## job 9596
==> flow/design.v (excerpt) <==
module top_logic(  
		clk,
		rst,
		frz,
		level,
		Dout,
		vsync,
		hsync,
		VGA_R,
		VGA_G,
		VGA_B,
		BTNU,
		BTND,
		BTNL,
		BTNR,
        seven_seg,
        sel,
        pattern_select,
         I_spi_miso,
         O_spi_sck,
         O_spi_cs,
         O_spi_mosi
);
Size in the first run: roughly 12,000 cells after synthesis, about 48 I/O pins.
export LEC_CHECK = 0
export CAP_MARGIN = 20
export CORE_MARGIN = 2
export CORE_UTILIZATION = 72
export MAX_ROUTING_LAYER = met4
export SETUP_SLACK_MARGIN = 1.63
export SLEW_MARGIN = 20
create_clock -name core_clock -period 12.2 [get_ports {clk}]
run.sh (not shown) runs the stock make flow with config.mk's settings and CLKGATE_MAP_FILE=.
From the logs: job 9596 reached the end of the flow and failed the layout checks with negative setup slack.
Edits applied to the flow inputs when going from job 9596 to job 4822:
Settings: MAX_ROUTING_LAYER no longer set, was met4; CORE_UTILIZATION now 40, was 72; SETUP_SLACK_MARGIN no longer set, was 1.63; the clock period (ns, I/O delays scaled along) now 16.9, was 12.2.
Notes after the runs:
- Having completed the whole flow, job 4822 delivered a layout that passed the timing, DRC and antenna checks.
- Higher layout overhead on the synthesized area among job 9596 and job 4822: job 9596
- Job 9596 leaves less setup margin than job 4822.
- Job 9596 → job 4822: number of iterations in the first detailed-routing pass up 1, share of the clock period used by the worst path after layout down 17 points, largest fanout on the critical path up 7.
- Routed wire length delta (job 4822 − job 9596): favourable
- Comparing job 4822 against job 9596, there is no change at all in sequential fraction of the synthesis area.
Edits applied to the flow inputs when going from job 4822 to job 6998:
Settings: CTS_CLUSTER_SIZE now 95, previously not set; TNS_END_PERCENT now 40, previously not set; ABC_AREA now 1, previously not set; CTS_CLUSTER_DIAMETER now 324, previously not set; CORE_UTILIZATION now 72, was 40; the clock period (ns, I/O delays scaled along) now 7.37, was 16.9.
## What came out
Job 6998 got as far as global routing (5_1_grt), where a tool error ended the run.
When the final numbers for job 6998 and job 4822 were put side by side, the synthesized-area fraction occupied by ao, oa, aoi and oai cells turned out to be greater in job 4822.
The post-CTS repair timing setup buffer count number comes out lower for job 4822 vs job 6998.
Re number of gates given a new drive strength after cts: job 6998 is 420 up on job 4822.
Measured against each other, job 6998 and job 4822 differ in synthesized cell count, the higher figure coming from job 6998.
Of job 6998 and job 4822, job 4822 shows the lower synthesized area, with job 6998 above it.
Synthesized chip area reported by yosys (lower): job 4822
Setup changes, job 6998 to job 6193
Settings: ABC_AREA removed (was 1); TNS_END_PERCENT removed (was 40); CTS_CLUSTER_SIZE removed (was 95); CTS_CLUSTER_DIAMETER removed (was 324); CORE_UTILIZATION changed from 72 to 8; the clock period (ns, I/O delays scaled along) changed from 7.37 to 21.0.
Findings:
The final reports for job 6193 and job 6998 show simple logic cell fraction of the synthesized area lower in the former. Job 6193 against job 6998: mapped cell area fell 5200 um^2, floorplan die height rose 190%. Cell count after synthesis for job 6193: about 14% down relative to job 6998. Job 6193 finished every step from synthesis to the final layout, and the layout passed the timing, DRC and antenna checks.
Input changes introduced in job 3051 (baseline for comparison: job 6193):
Settings: swapping 20 for 30 in CAP_MARGIN; swapping 8 for 72 in CORE_UTILIZATION; putting CTS_CLUSTER_DIAMETER at 43 where nothing was set; putting SETUP_SLACK_MARGIN at 3.37 where nothing was set; swapping 21.0 for 11.3 in the clock period (ns, I/O delays scaled along).
## What came out
- Re overall track demand over capacity in global routing: job 6193 and job 3051 aren't equal, and the higher value belongs to job 3051.
- Job 3051 -> stages 100% | layout checks FAIL | negative setup slack
- The total wirelength of the detailed-routed design in job 3051 was higher than what job 6193 gave.
- Diff job 6193 and job 3051: total of plain and repair buffers excluding clock buffers higher in job 3051
- Required arrival time at the worst endpoint: job 6193 and job 3051 compared, lower one is job 3051
- The run showing the smaller placement row count is job 3051.
- Re hold slack: job 6193 and job 3051 aren't equal, and the higher value belongs to job 3051.
- The number of design-rule violations left by the first detailed-router iteration of job 3051 is higher than that of job 6193.

========
top_logic again, from the RTL that the note above started with.
clock: 16.2 ns
lec_check: 0
cap_margin: 20
cell_pad_in_sites_detail_placement: 1
core_margin: 4
core_utilization: 67
cts_cluster_diameter: 65
gpl_routability_driven: 0
slew_margin: 20
The starting point aborted during global routing.
Rerun with:
Settings changed: CELL_PAD_IN_SITES_DETAIL_PLACEMENT 1 to default, CORE_MARGIN 4 to 2, CORE_UTILIZATION 67 to 44, CTS_CLUSTER_DIAMETER 65 to default, GPL_ROUTABILITY_DRIVEN 0 to default.
Clock period 16.2 ns to 16.9 ns, I/O delays scaled along.
Outcome: The changed run finished with timing, DRC and antenna clean; die size goes up by well over a third; area after synthesis is unchanged; synthesized cell count stays the same.
Rerun with:
Settings changed: ABC_AREA from default to 1, CELL_PAD_IN_SITES_GLOBAL_PLACEMENT from default to 1, CORE_UTILIZATION 44 to 58.
Clock period 16.9 ns to 20.0 ns, I/O delays scaled along.
After rerunning: The new run finished clean; die size went down by about a fifth; register-to-register slack gains 3.9 ns; via count increases by roughly a tenth; routed wire length rose by roughly a tenth.
Rerun with:
Settings changed: ABC_AREA 1 to default, CELL_PAD_IN_SITES_GLOBAL_PLACEMENT 1 to default, CORE_UTILIZATION 58 to 72, SETUP_SLACK_MARGIN from default to -0.87.
Clock period 20.0 ns to 11.5 ns, I/O delays scaled along.
Now the flow completed and failed the layout checks on setup timing. Sequential cell count stays the same. Die size went down by about a fifth. Cell area went up slightly. Register-to-register slack degrades by 7.3 ns. Worst setup slack degrades by 7.3 ns. Clock-buffer cell count went down by 7. Routed wire length went down slightly.
Rerun with:
Settings changed: CORE_UTILIZATION 72 to 63, SETUP_SLACK_MARGIN -0.87 to 3.95.
Clock period 11.5 ns to 14.8 ns, I/O delays scaled along.
After rerunning: The new run finished with timing, DRC and antenna clean. Wire length went down by 7.4%. Clock-buffer cell count went up by 10. Maximum frequency went down by about 0.8%.

========
Setup of job 9277:
top_logic again, from the RTL that the note above started with.
export LEC_CHECK = 0
export ABC_AREA = 1
export CAP_MARGIN = 20
export CELL_PAD_IN_SITES_GLOBAL_PLACEMENT = 1
export CORE_MARGIN = 4
export CORE_UTILIZATION = 15
export CTS_CLUSTER_DIAMETER = 328
export GPL_ROUTABILITY_DRIVEN = 0
export PLACE_DENSITY_LB_ADDON = 0.05
export SETUP_SLACK_MARGIN = -0.55
export SLEW_MARGIN = 20
export TNS_END_PERCENT = 5
create_clock -name core_clock -period 20.0 [get_ports {clk}]
Job 9277 | stages: all done | timing, DRC, antenna: all pass
Here is what was changed in the inputs of job 9610 compared with job 9277.
- ABC_AREA removed (was 1)
- SETUP_SLACK_MARGIN removed (was -0.55)
- CORE_UTILIZATION changed from 15 to 72
- PLACE_DENSITY_LB_ADDON removed (was 0.05)
- CORE_MARGIN changed from 4 to 2
- TNS_END_PERCENT removed (was 5)
- CTS_CLUSTER_DIAMETER removed (was 328)
- GPL_ROUTABILITY_DRIVEN removed (was 0)
- CELL_PAD_IN_SITES_GLOBAL_PLACEMENT removed (was 1)
- CAP_MARGIN changed from 20 to 30
- the clock period (ns, I/O delays scaled along) changed from 20.0 to 12.9
Notes after the runs:
- Job 9610 ran in full, but the layout does not pass; the checks complain about setup timing.
- Job 9277 reached the final stage; the timing, DRC and antenna checks on its layout passed.
- [compare] base=job 9277 new=job 9610: Yosys chip area now smaller, cell count went down about 40%, number of cells on the critical path went down 1.8%.
- For job 9610, the end point of the critical path was VGA.bullet2.color[10], unlike job 9277, where it was VGA.bullet1.color[10].
What job 2910 does differently from job 9610 at the input level:
- CORE_UTILIZATION: 72 -> 59
- CTS_CLUSTER_SIZE: unset -> 97
- CAP_MARGIN: 30 -> 20
- the clock period (ns, I/O delays scaled along): 12.9 -> 12.8
### Flow results
Job 2910 -> stages 100% | layout checks FAIL | setup timing
NOTE: overall die width in job 2910 exceeds that of job 9610
Post-synth area from yosys stat: job 9610 vs job 2910 identical
> inputs changed (job 2910 -> job 5171)
- an added CTS_CLUSTER_DIAMETER of 252
- an added ABC_AREA of 1
- a change of CORE_UTILIZATION from 59 to 71
- a deleted CTS_CLUSTER_SIZE that had been 97
- an added MAX_ROUTING_LAYER of met4
- a change of the clock period (ns, I/O delays scaled along) from 12.8 to 9.76
==> comparison <==
Flow for job 5171 halted at global routing (5_1_grt), error code ODB-0269.
In job 5171, the routability-driven placement congestion ratio came out 16% above the value in job 2910.
Per the comparison of job 5171 with job 2910, post-synth design cell area +about 5%; proportion of synthesized area in mux cells shows a reduction of 0.46 points.
What job 9509 does differently from job 5171 at the input level:
- setting SETUP_SLACK_MARGIN to 1.64 for the first time
- changing CORE_UTILIZATION from 71 to 72
- setting CORE_ASPECT_RATIO to 0.71 for the first time
- removing CTS_CLUSTER_DIAMETER (formerly 252)
- setting PLACE_DENSITY_LB_ADDON to 0.0 for the first time
- removing MAX_ROUTING_LAYER (formerly met4)
- changing the clock period (ns, I/O delays scaled along) from 9.76 to 9.47
Notes after the runs:
The runs compared here, job 9509 and job 5171, all ended either early or with open violations.
Job 9509 failed in global routing (5_1_grt) with GRT-0116.
Compared with job 5171, job 9509 shows a higher x dimension of the die.
As far as clock net sink count goes, job 5171 and job 9509 are indistinguishable; the numbers are identical.
Number of standard-cell rows in the floorplan in job 9509 is 24 lower than in job 5171
Job 9509 against job 5171; post-placement cell count is up slightly.
Job 5171 → job 9509: floorplan utilization saw an increase; die area saw a decrease; last weighted congestion value of the routability-driven placer saw a decrease.

========
top_logic again, from the RTL that the note above started with.
clock: 13.1 ns
lec_check: 0
abc_area: 1
cap_margin: 20
core_margin: 2
core_utilization: 72
cts_cluster_diameter: 254
place_density: 0.35
setup_slack_margin: 1.64
slew_margin: 20
Rerun with:
- ABC_AREA: 1 -> 0
- CTS_CLUSTER_DIAMETER: 254 -> not set
- clock period: 13.1 -> 9.39 ns (I/O delays scaled with it)
Effect: With this change the flow produced a layout that fails on negative setup slack; first-iteration DRC count rises by 10%; design area came out higher by 7.0%; area after synthesis came out lower by 4.6%; worst setup slack got worse by 4200 ps; register-to-register slack got worse by 4200 ps.
Rerun with:
- ABC_AREA: 0 -> not set
- CTS_CLUSTER_DIAMETER: not set -> 94
- MAX_ROUTING_LAYER: not set -> met4
- PLACE_DENSITY: 0.35 -> not set
- SETUP_SLACK_MARGIN: 1.64 -> -0.68
- clock period: 9.39 -> 11.6 ns (I/O delays scaled with it)
What happened: The new run finished but fails on negative setup slack. Flip-flop count does not change. Wire length fell by about 12%. Final cell count goes down by 6.9%. Sequential share of layout area came out higher by 0.38 points.
Rerun with:
- ABC_AREA: not set -> 1
- CTS_CLUSTER_SIZE: not set -> 15
- PLACE_DENSITY_LB_ADDON: not set -> 0.02
What happened: The new run produced a layout that fails on negative setup slack. Register-to-register slack hardly moves. Maximum frequency hardly moves. Synthesized area rises by about 5%. Utilization drops by 0.43 points. Design area rises by about 4%. Flip-flop count is unchanged.
Rerun with:
- ABC_AREA: 1 -> not set
- CTS_CLUSTER_DIAMETER: 94 -> 43
- CTS_CLUSTER_SIZE: 15 -> not set
- HOLD_SLACK_MARGIN: not set -> -0.08
- PLACE_DENSITY_LB_ADDON: 0.02 -> not set
- SETUP_SLACK_MARGIN: -0.68 -> 1.63
- clock period: 11.6 -> 12.2 ns (I/O delays scaled with it)
The changed run finished with negative setup slack left.
Clock skew stays flat.
Wire length shrinks by 19%.
Hold slack loses 17 ps.
Critical path depth decreases by 10.
Area after synthesis shrinks by 4.6%.
Via count drops by 15%.

========
top_logic again, from the RTL that the note above started with.
export LEC_CHECK = 0
export CAP_MARGIN = 30
export CORE_MARGIN = 2
export CORE_UTILIZATION = 72
export CTS_CLUSTER_DIAMETER = 258
export SETUP_SLACK_MARGIN = 1.51
export SLEW_MARGIN = 20
create_clock -name core_clock -period 12.0 [get_ports {clk}]
The first run reached the layout checks and failed them: negative setup slack.
Change:
CTS_CLUSTER_DIAMETER = unset   (was 258)
HOLD_SLACK_MARGIN = 0.29   (was unset)
SETUP_SLACK_MARGIN = -0.85   (was 1.51)
clock period = 10.6 ns   (was 12.0 ns; I/O delays follow)
The changed run completed, yet does not pass: negative setup slack.
Flip-flop count stays the same.
Clock skew is about the same.
Worst hold slack gets better by 0.014 ns.
Design area went up by 3.9%.
Count of clock-buffer cells in the layout fell by 6.
Die size stays the same.
Setup slack got worse by 1.6 ns.
Utilization goes up by 3.2 points.
Change:
HOLD_SLACK_MARGIN = unset   (was 0.29)
PLACE_DENSITY = 0.35   (was unset)
SETUP_SLACK_MARGIN = 3.74   (was -0.85)
clock period = 12.9 ns   (was 10.6 ns; I/O delays follow)
Result: The changed run ran to the end with violations: negative setup slack. Via count decreases by 7.1%. Core utilization decreases by 2.9 points. Cell count fell by about 5%. Clock skew increases by 0.012 ns. Cell area goes down by 3.5%. Global-route usage decreases by 5.0 points. Sequential share of layout area rose by 0.22 points.

========
Starting RTL as in the previous note.
clock: 19.9 ns
lec_check: 0
abc_area: 0
cap_margin: 20
cell_pad_in_sites_global_placement: 0
core_aspect_ratio: 1.01
core_margin: 2
core_utilization: 65
cts_cluster_size: 50
max_routing_layer: met4
setup_slack_margin: 5.0
slew_margin: 35
tns_end_percent: 85
Then changed:
- ABC_AREA: 0 -> 1
- CORE_UTILIZATION: 65 -> 72
- CTS_CLUSTER_SIZE: 50 -> default
- MAX_ROUTING_LAYER: met4 -> default
- PLACE_DENSITY: default -> 0.35
- SETUP_SLACK_MARGIN: 5.0 -> 0.26
- SLEW_MARGIN: 35 -> 5
- clock period: 19.9 -> 9.37 ns (I/O delays scaled with it)
=> With this change the flow aborted during 5_1_grt. Die area drops by 5.4%. Synthesized cell count went up by 17%. Synthesized area increases by 4.8%.
Then changed:
- PLACE_DENSITY: 0.35 -> default
- PLACE_DENSITY_LB_ADDON: default -> 0.21
- SLEW_MARGIN: 5 -> 35
- clock period: 9.37 -> 11.4 ns (I/O delays scaled with it)
Result:
- Now the flow completed, yet does not pass: setup timing
- die area stays the same
- synthesized cell count does not change
- synthesized area does not change
Then changed:
- ABC_AREA: 1 -> 0
- PLACE_DENSITY: default -> 0.69
- PLACE_DENSITY_LB_ADDON: 0.21 -> default
- SETUP_SLACK_MARGIN: 0.26 -> 0.37
- SLEW_MARGIN: 35 -> 15
- clock period: 11.4 -> 12.5 ns (I/O delays scaled with it)
What happened:
- The new run reached the layout checks and failed them: setup timing
- core utilization falls by 0.32 points
- final cell count goes down by roughly a tenth
- wire length went down by about a fifth
- setup slack improved by 0.41 ns

========
Starting RTL as in the previous note.
make LEC_CHECK=0 ABC_AREA=1 CAP_MARGIN=0 CORE_MARGIN=2 CORE_UTILIZATION=72 CTS_CLUSTER_DIAMETER=324 CTS_CLUSTER_SIZE=10 SETUP_SLACK_MARGIN=0.51 SLEW_MARGIN=20 TNS_END_PERCENT=40 finish   # period 7.37 ns
The first run ended with an error in global routing on GRT-0232.
Next try:
--- a/flow/config.mk
+++ b/flow/config.mk
@@ -9 +9,2 @@
-export CAP_MARGIN = 0
+export CAP_MARGIN = 20
+export CORE_ASPECT_RATIO = 0.5
@@ -13,2 +14,2 @@
-export CTS_CLUSTER_SIZE = 10
-export SETUP_SLACK_MARGIN = 0.51
+export CTS_CLUSTER_SIZE = 95
+export HOLD_SLACK_MARGIN = 0.29
The new run ended with an error in global routing.
Die size stays flat.
Synthesized cell count stays the same.
Area after synthesis does not change.
